==> run H: inputs <==
==> flow/design.v <==
`timescale 1ns/10ps
module CannyEdge(dAddrRegRow, dAddrRegCol, bWE, bCE, InData, OutData,
	OPMode, bOPEnable, dReadReg, dWriteReg,	tclk, rst_b);
	input 	[2:0]				dAddrRegRow, dAddrRegCol;
	input						bWE, bCE;
	input 	[8-1:0] 	InData;
	output	[8-1:0] 	OutData;
	reg		[8-1:0] 	OutData;
	input 	[2:0]				OPMode;
	input 						bOPEnable;
	input 	[3:0]				dReadReg, dWriteReg;
	input						tclk, rst_b;
	reg 	[8-1:0]	regX[0:24];	 
	reg 	[8-1:0]	regY6;		 
	reg 	[8-1:0]	regZ[0:12];	 
	wire	[5:0]			wIdx = dAddrRegRow*3'd5 + dAddrRegCol;	 
	wire	[8-1:0]	gf[0:24];	 
	reg 	[8-1:0]	Out_gf, Out_gradient, Out_direction, Out_bThres;
	parameter		dThresHigh = 15;
	parameter		dThresLow = 10;
	parameter		dWidth = 200;
	parameter		dHeight = 200;
	reg			[14:0]	tpSum;
	reg			[1:0]	IntSignal;
	reg signed [31:0]	Gx, Gy, fGx, fGy;
	reg signed	[1:0]	dx, dy;
	integer	k;
	assign gf[0] =1;  assign gf[1] =3;  assign gf[2] =4;  assign gf[3] =3;  assign gf[4] =1;
	assign gf[5] =3;  assign gf[6] =7;  assign gf[7] =10; assign gf[8] =7;  assign gf[9] =3;
	assign gf[10]=4;  assign gf[11]=10; assign gf[12]=16; assign gf[13]=10; assign gf[14]=4;
	assign gf[15]=3;  assign gf[16]=7;  assign gf[17]=10; assign gf[18]=7;  assign gf[19]=3;
	assign gf[20]=1;  assign gf[21]=3;  assign gf[22]=4;  assign gf[23]=3;  assign gf[24]=1;
	always @(posedge tclk or negedge rst_b)
	begin
		if(!rst_b) begin
			IntSignal <= 2'b00;
		end
		else if(bCE==1'b0 && bWE==1'b0) 
		begin
			if(dWriteReg == 0)
				regX[wIdx] <= InData;
			else if(dWriteReg == 1) begin
				if(wIdx == 6)
					regY6 <= InData;
			end
			else if(dWriteReg == 2) begin
				if(wIdx <= 12)
					regZ[wIdx] <= InData;
			end
		end
		else if(bCE==1'b0 && bWE==1'b1)
		begin
			if(dReadReg == 0)
				OutData <= Out_gf;
			else if(dReadReg == 1)
				OutData <= Out_gradient;
			else if(dReadReg == 2)
				OutData <= Out_direction;
			else if(dReadReg == 3)
				OutData <= Out_gradient;
			else if(dReadReg == 4)
				OutData <= Out_bThres;
			else
				OutData <= OutData;
		end
		else
		begin
			if(bOPEnable==1'b0)
			begin
				if(OPMode == 0)
				begin
					if(IntSignal == 2'b00)	begin
						tpSum <= (gf[0]*regX[0]+gf[1]*regX[1]+gf[2]*regX[2]+gf[3]*regX[3]+gf[4]*regX[4]+gf[5]*regX[5]+gf[6]*regX[6]+gf[7]*regX[7]+gf[8]*regX[8]+gf[9]*regX[9]+gf[10]*regX[10]+gf[11]*regX[11]+gf[12]*regX[12]+gf[13]*regX[13]+gf[14]*regX[14]+gf[15]*regX[15]+gf[16]*regX[16]+gf[17]*regX[17]+gf[18]*regX[18]+gf[19]*regX[19]+gf[20]*regX[20]+gf[21]*regX[21]+gf[22]*regX[22]+gf[23]*regX[23]+gf[24]*regX[24]);
						IntSignal <= 2'b01;
					end
					else if(IntSignal == 2'b01) begin
						Out_gf <= tpSum >> 7;				 
					end
					else begin
						Out_gf <= Out_gf;
						IntSignal <= IntSignal;
					end
				end
				else if(OPMode == 1)
				begin
					if(IntSignal == 2'b00)	begin
						Gx <= -regX[0]-2*regX[5]-regX[10]+regX[2]+2*regX[7]+regX[12];
						Gy <= +regX[0]+2*regX[1]+regX[2]-regX[10]-2*regX[11]-regX[12];
						IntSignal <= 2'b01;
					end
					else if(IntSignal == 2'b01) begin
						if(Gx >= 0 && Gy >= 0)
							Out_gradient <= (Gx+Gy)/8;
						else if(Gx < 0 && Gy >=0)
							Out_gradient <= (-Gx+Gy)/8;
						else if(Gx >= 0 && Gy < 0)
							Out_gradient <= (Gx-Gy)/8;
						else if(Gx < 0 && Gy < 0)
							Out_gradient <= (-Gx-Gy)/8;
						else
							Out_gradient <= Out_gradient;
						IntSignal <= 2'b10;
					end	
					else if(IntSignal == 2'b10) begin
						if(Gy < 0)
						begin
							fGx <= -Gx;
							fGy <= -Gy;
						end
						else
						begin
							fGx <= Gx;
							fGy <= Gy;
						end
						IntSignal <= 2'b11;
					end
					else if(IntSignal == 2'b11) begin
						if(fGx >=0)
						begin
							if(fGy <= fGx>>1)  
								Out_direction <= 0;
							else if(fGy > fGx>>1 && fGy <= fGx*25/10)  
								Out_direction <= 45;
							else if(fGy > fGx*25/10)
								Out_direction <= 90;
							else
								Out_direction <= Out_direction;
						end
						else  
						begin
							if(fGy <= -fGx>>1)
								Out_direction <= 0;
							else if(fGy > -fGx>>1 && fGy <= -fGx*25/10)
								Out_direction <= 135;
							else if(fGy > -fGx*25/10)
								Out_direction <= 90;
							else
								Out_direction <= Out_direction;
						end
						IntSignal <= IntSignal;
					end
				end
				else if(OPMode == 2)
				begin
					if(IntSignal == 2'b00) begin
						if(regY6 == 0) begin
							dx <= 1;
							dy <= 0;
						end
						else if(regY6 == 45) begin
							dx <= -1;
							dy <= 1;
						end
						else if(regY6 == 90) begin
							dx <= 0;
							dy <= 1;
						end
						else if(regY6 == 135) begin
							dx <= 1;
							dy <= 1;
						end
						else begin
							dx <= 0; 
							dy <= 0; 
						end
						IntSignal <= 2'b01;
					end
					else if(IntSignal == 2'b01) begin
						if(regX[6] < regX[6-5*dy-dx] | regX[6] < regX[6+5*dy+dx])
							regX[6] <= 0;
						IntSignal <= IntSignal;
						Out_gradient <= regX[6];
					end
				end
				else if(OPMode == 3)
				begin
					if(IntSignal == 2'b00) begin
						if(regY6 == 0) begin
							dx <= 1;
							dy <= 0;
						end
						else if(regY6 == 45) begin
							dx <= -1;
							dy <= 1;
						end
						else if(regY6 == 90) begin
							dx <= 0;
							dy <= 1;
						end
						else if(regY6 == 135) begin
							dx <= 1;
							dy <= 1;
						end
						else begin
							dx <= 0; 
							dy <= 0; 
						end
						IntSignal <= 2'b01;
					end	
					else if(IntSignal == 2'b01) begin
						if(regX[6] >= dThresHigh)		 
							Out_bThres <= 1;
						else if(regX[6] <= dThresLow)	 
							Out_bThres <= 0;
						else							 
						begin
							if(regX[6-5*dy-dx] >= dThresHigh || regX[6+5*dy+dx] >= dThresHigh)
								Out_bThres <= 1;
							else if(regZ[6-5*dy-dx] == 1 || regZ[6+5*dy+dx] == 1)
								Out_bThres <= 1;
							else
								Out_bThres <= 0;
						end
						IntSignal <= IntSignal;
					end
				end
			end	
			else  
				IntSignal <= 2'b00;
		end  
	end
endmodule
==> flow/run.sh <==
#!/bin/bash
# the make line also repeats each setting of config.mk as NAME=value (left out here)
make -C /OpenROAD-flow-scripts/flow DESIGN_CONFIG=/design/flow/config.mk WORK_HOME=/design/flow/orfs CLKGATE_MAP_FILE= finish
==> flow/config.mk <==
export PLATFORM = sky130hd
export DESIGN_NAME = CannyEdge
export DESIGN_NICKNAME = CannyEdge
export VERILOG_FILES = /design/flow/design.v
export SDC_FILE = /design/flow/constraint.sdc
export NUM_CORES = 4
export LEC_CHECK = 0
export ABC_AREA = 1
export CAP_MARGIN = 20
export CORE_MARGIN = 2
export CORE_UTILIZATION = 72
export CTS_CLUSTER_DIAMETER = 200
export CTS_CLUSTER_SIZE = 15
export PLACE_DENSITY = 0.42
export SETUP_SLACK_MARGIN = 0.08
export SLEW_MARGIN = 20
==> flow/constraint.sdc <==
create_clock -name core_clock -period 12.1 [get_ports {tclk}]
set_input_delay 2.4200 -clock core_clock [delete_from_list [all_inputs] [get_ports {tclk}]]
set_output_delay 2.4200 -clock core_clock [all_outputs]
set_load 0.01 [all_outputs]
==> inputs of run F, as changes to run H <==
Settings changed: ABC_AREA 1 to unset, CORE_UTILIZATION 72 to 40, CTS_CLUSTER_DIAMETER 200 to unset, CTS_CLUSTER_SIZE 15 to unset, PLACE_DENSITY 0.42 to unset, SETUP_SLACK_MARGIN 0.08 to 3.36.
==> flow/constraint.sdc (replaced) <==
create_clock -name core_clock -period 23.6 [get_ports {tclk}]
set_input_delay 4.7200 -clock core_clock [delete_from_list [all_inputs] [get_ports {tclk}]]
set_output_delay 4.7200 -clock core_clock [all_outputs]
set_load 0.01 [all_outputs]
==> inputs of run A, as changes to run H <==
Settings changed: CORE_UTILIZATION 72 to 66, CTS_CLUSTER_DIAMETER 200 to unset, CTS_CLUSTER_SIZE 15 to 74, MAX_ROUTING_LAYER set to met4, PLACE_DENSITY 0.42 to unset, SETUP_SLACK_MARGIN 0.08 to unset, TNS_END_PERCENT set to 80.
==> flow/constraint.sdc (replaced) <==
create_clock -name core_clock -period 16.7 [get_ports {tclk}]
set_input_delay 3.3400 -clock core_clock [delete_from_list [all_inputs] [get_ports {tclk}]]
set_output_delay 3.3400 -clock core_clock [all_outputs]
set_load 0.01 [all_outputs]
==> qor summary <==
metric                                                                                          run A                   run H                run F
Outcome                                                                    complete, but fails checks  stopped before the end  no timing/DRC/antenna violations
Last stage reached                                                                                  -                 5_1_grt                    -
Layout check failures                                                                    setup timing                       -                    -
Count of clock-net buffers in the final layout                                                     57                       -                   57
Count of antenna-violating nets left after detailed routing                                         0                       -                    0
Slew of the pin with the lowest slew margin                                                   1230 ps                       -              1390 ps
Final Max-Slew Violation Tally                                                                      0                       -                    0
Worst hold start                                                                  tpSum[11]$_DFFE_PP_                       -   tpSum[8]$_DFFE_PP_
Total met3 wirelength after detailed routing                                                 30200 um                       -             14400 um
Total setup buffers inserted after CTS                                                             79                     112                   21
Detailed-placement wirelength estimate                                                      181000 um               175000 um            182000 um
Hold Path Depth                                                                                     0                       -                    0
Critical path buffer and inverter count                                                            24                       -                    6
Tap cell count                                                                                   1176                       -                 2044
Syn nets                                                                                         8323                    8323                 7777
Portion of the clock cycle consumed by the worst path in the final layout                        1.17                       -                0.822
Time the final worst path needs with I/O delays and setup                                    19500 ps                       -             19400 ps
Via count                                                                                       59300                       -                54200
Top sig layer                                                                                    met4                       -                 met4
Area of placed instances                                                                    66500 um2               67300 um2            64700 um2
Number of sequential storage elements                                                             472                       -                  472
